==> flow/design.v (excerpt) <==
module ntt_bfu
(
    input                   clk,
    input                   rstn,
    input  [14-1:0] in1,
    input  [14-1:0] in2,
    input  [14-1:0] gamma,
    input                   op,
    output [14-1:0] out1,
    output [14-1:0] out2
);
Size in the first run: about 2700 cells after synthesis, ~530 flip-flops, roughly 73 I/O pins, ~30000 um2 of cells after synthesis.
clock: 3.5 ns
lec_check: 0
cap_margin: 40
cell_pad_in_sites_detail_placement: 0
core_margin: 2
core_utilization: 65
cts_cluster_diameter: 48
cts_cluster_size: 56
gpl_timing_driven: 1
hold_slack_margin: -0.05
max_routing_layer: met4
place_density_lb_addon: 0.0
setup_slack_margin: 0.12
slew_margin: 20
tns_end_percent: 40
run.sh (not shown) runs the stock make flow with config.mk's settings and CLKGATE_MAP_FILE=.
The first run ran to the end with violations: negative setup slack.
Rerun with:
--- a/flow/config.mk
+++ b/flow/config.mk
@@ -9,5 +9,5 @@
 export CELL_PAD_IN_SITES_DETAIL_PLACEMENT = 0
 export CORE_MARGIN = 2
-export CORE_UTILIZATION = 65
+export CORE_UTILIZATION = 57
 export CTS_CLUSTER_DIAMETER = 48
 export CTS_CLUSTER_SIZE = 56
@@ -15,6 +15,6 @@
 export HOLD_SLACK_MARGIN = -0.05
 export MAX_ROUTING_LAYER = met4
-export PLACE_DENSITY_LB_ADDON = 0.0
-export SETUP_SLACK_MARGIN = 0.12
+export PLACE_DENSITY_LB_ADDON = 0.1
+export SETUP_SLACK_MARGIN = 0.78
 export SLEW_MARGIN = 20
 export TNS_END_PERCENT = 40
- The new run finished but failed the layout checks on negative setup slack
- synthesized cell count stays the same
- via count came out lower by 12%
- final area came out higher by about 0.6%
- global-route usage came out lower by 9.3 points
- first-iteration DRC count came out lower by 63%
- worst setup slack gets worse by 7.1 ps
Rerun with:
==> flow/config.mk (replaced) <==
export PLATFORM = sky130hd
export DESIGN_NAME = ntt_bfu
export DESIGN_NICKNAME = ntt_bfu
export VERILOG_FILES = /design/flow/design.v
export SDC_FILE = /design/flow/constraint.sdc
export NUM_CORES = 4
export LEC_CHECK = 0
export ABC_AREA = 1
export CAP_MARGIN = 0
export CELL_PAD_IN_SITES_DETAIL_PLACEMENT = 0
export CORE_ASPECT_RATIO = 0.87
export CORE_MARGIN = 2
export CORE_UTILIZATION = 72
export CTS_CLUSTER_DIAMETER = 48
export GPL_TIMING_DRIVEN = 1
export HOLD_SLACK_MARGIN = -0.05
export MAX_ROUTING_LAYER = met5
export PLACE_DENSITY = 0.65
export SETUP_SLACK_MARGIN = -0.45
export SLEW_MARGIN = 20
export TNS_END_PERCENT = 40
==> flow/constraint.sdc (replaced) <==
create_clock -name core_clock -period 4.5 [get_ports {clk}]
set_input_delay 0.9000 -clock core_clock [delete_from_list [all_inputs] [get_ports {clk}]]
set_output_delay 0.9000 -clock core_clock [all_outputs]
set_load 0.01 [all_outputs]
- The new run produced a layout that fails on negative setup slack
- final cell count goes up by 5.6%
- utilization goes up by 11 points
- worst setup slack gains 390 ps
- routed wire length goes up by about 60%
- count of clock-buffer cells in the layout goes up by 14
Rerun with:
==> flow/config.mk (replaced) <==
export PLATFORM = sky130hd
export DESIGN_NAME = ntt_bfu
export DESIGN_NICKNAME = ntt_bfu
export VERILOG_FILES = /design/flow/design.v
export SDC_FILE = /design/flow/constraint.sdc
export NUM_CORES = 4
export LEC_CHECK = 0
export ABC_AREA = 1
export CAP_MARGIN = 5
export CELL_PAD_IN_SITES_DETAIL_PLACEMENT = 0
export CORE_MARGIN = 2
export CORE_UTILIZATION = 72
export CTS_CLUSTER_DIAMETER = 167
export GPL_TIMING_DRIVEN = 1
export HOLD_SLACK_MARGIN = -0.05
export MAX_ROUTING_LAYER = met4
export PLACE_DENSITY = 0.67
export SETUP_SLACK_MARGIN = -0.16
export SLEW_MARGIN = 20
export TNS_END_PERCENT = 75
==> flow/constraint.sdc (replaced) <==
create_clock -name core_clock -period 4.99 [get_ports {clk}]
set_input_delay 0.9980 -clock core_clock [delete_from_list [all_inputs] [get_ports {clk}]]
set_output_delay 0.9980 -clock core_clock [all_outputs]
set_load 0.01 [all_outputs]
- The new run finished but failed the layout checks on negative setup slack
- routed wire length falls by 23%
- register-to-register slack gains 1000 ps
- area after synthesis is unchanged

---

## pepper
Starting RTL as in the previous note.
make LEC_CHECK=0 ABC_AREA=1 CAP_MARGIN=20 CORE_MARGIN=2 CORE_UTILIZATION=72 CTS_CLUSTER_SIZE=31 PLACE_DENSITY=0.78 SETUP_SLACK_MARGIN=1.06 SLEW_MARGIN=20 finish   # period 3.56 ns
No final results exist for pepper, since it was stopped by error DPL-0038 during 4_1_cts.
The following lists how violet was set up differently from pepper:
diff --git a/flow/config.mk b/flow/config.mk
--- a/flow/config.mk
+++ b/flow/config.mk
@@ -12,3 +12,3 @@
-export CTS_CLUSTER_SIZE = 31
-export PLACE_DENSITY = 0.78
-export SETUP_SLACK_MARGIN = 1.06
+export CTS_CLUSTER_DIAMETER = 400
+export CTS_CLUSTER_SIZE = 100
+export PLACE_DENSITY = 0.6
--- outcome ---
Proportion of register bits with asynchronous set or reset after synthesis: pepper vs violet identical
Diff pepper..violet | average cell area after synthesis | unchanged
violet and pepper: no clean run
pepper | ERROR | 4_1_cts
Summary of violet over pepper: number of cells in Yosys stat ~0 delta; total number of placement rows was more or less identical; area of the synthesized netlist per yosys stat flat.
violet — total placed cells including tap cells 23 higher, pepper as reference
Placer's final routability congestion estimate in violet is 0.039 lower than in pepper
#### Input delta (ember over violet)
diff --git a/flow/config.mk b/flow/config.mk
--- a/flow/config.mk
+++ b/flow/config.mk
@@ -8,2 +8 @@
-export ABC_AREA = 1
-export CAP_MARGIN = 20
+export CAP_MARGIN = 5
@@ -12,2 +11 @@
-export CTS_CLUSTER_DIAMETER = 400
-export CTS_CLUSTER_SIZE = 100
+export CTS_CLUSTER_DIAMETER = 94
==> flow/constraint.sdc <==
create_clock -name core_clock -period 5.59 [get_ports {clk}]
set_input_delay 1.1180 -clock core_clock [delete_from_list [all_inputs] [get_ports {clk}]]
set_output_delay 1.1180 -clock core_clock [all_outputs]
set_load 0.01 [all_outputs]
==> results <==
Final checks on ember, whose flow otherwise completed, came back failing, citing setup timing. Between violet and ember, the flow reports yosys cell count decreasing by more than 10%. From violet to ember the numbers moved as follows: chip area line of the yosys report shrank by 3.3%; sequential share of the synthesized area grew by 1.4 points; total standard cell area after synthesis shrank by 3.3%. Area of the core region of ember falls short of that of violet by a few percent. Die area: ember lower than violet. ember ended up with a lower placer congestion estimate than violet did.
The following lists how onyx was set up differently from ember:
diff --git a/flow/config.mk b/flow/config.mk
--- a/flow/config.mk
+++ b/flow/config.mk
@@ -8 +8 @@
-export CAP_MARGIN = 5
+export CAP_MARGIN = 20
@@ -10,2 +10 @@
-export CORE_UTILIZATION = 72
-export CTS_CLUSTER_DIAMETER = 94
+export CORE_UTILIZATION = 66
### Flow results
[compare] base=ember new=onyx: max-slew headroom at the worst pin higher; cell area has decreased; first-iteration detailed-routing DRC count now smaller. Sequential share of layout area: onyx vs ember up 0.23 points. Higher final core utilization goes to ember over onyx. Although onyx finished all stages, its layout failed final checks on setup timing. Footprint of the multi-input gates was lower in the run labelled onyx. Relative to ember, the layout-stage area growth over the synthesis result of onyx is lower by 0.76 points. Fraction of the core area occupied by cells at floorplan (higher): ember. On clock latency on the worst-skew pair, onyx and ember are basically level. onyx vs ember: via count down. Cell count came out higher on onyx than on ember.
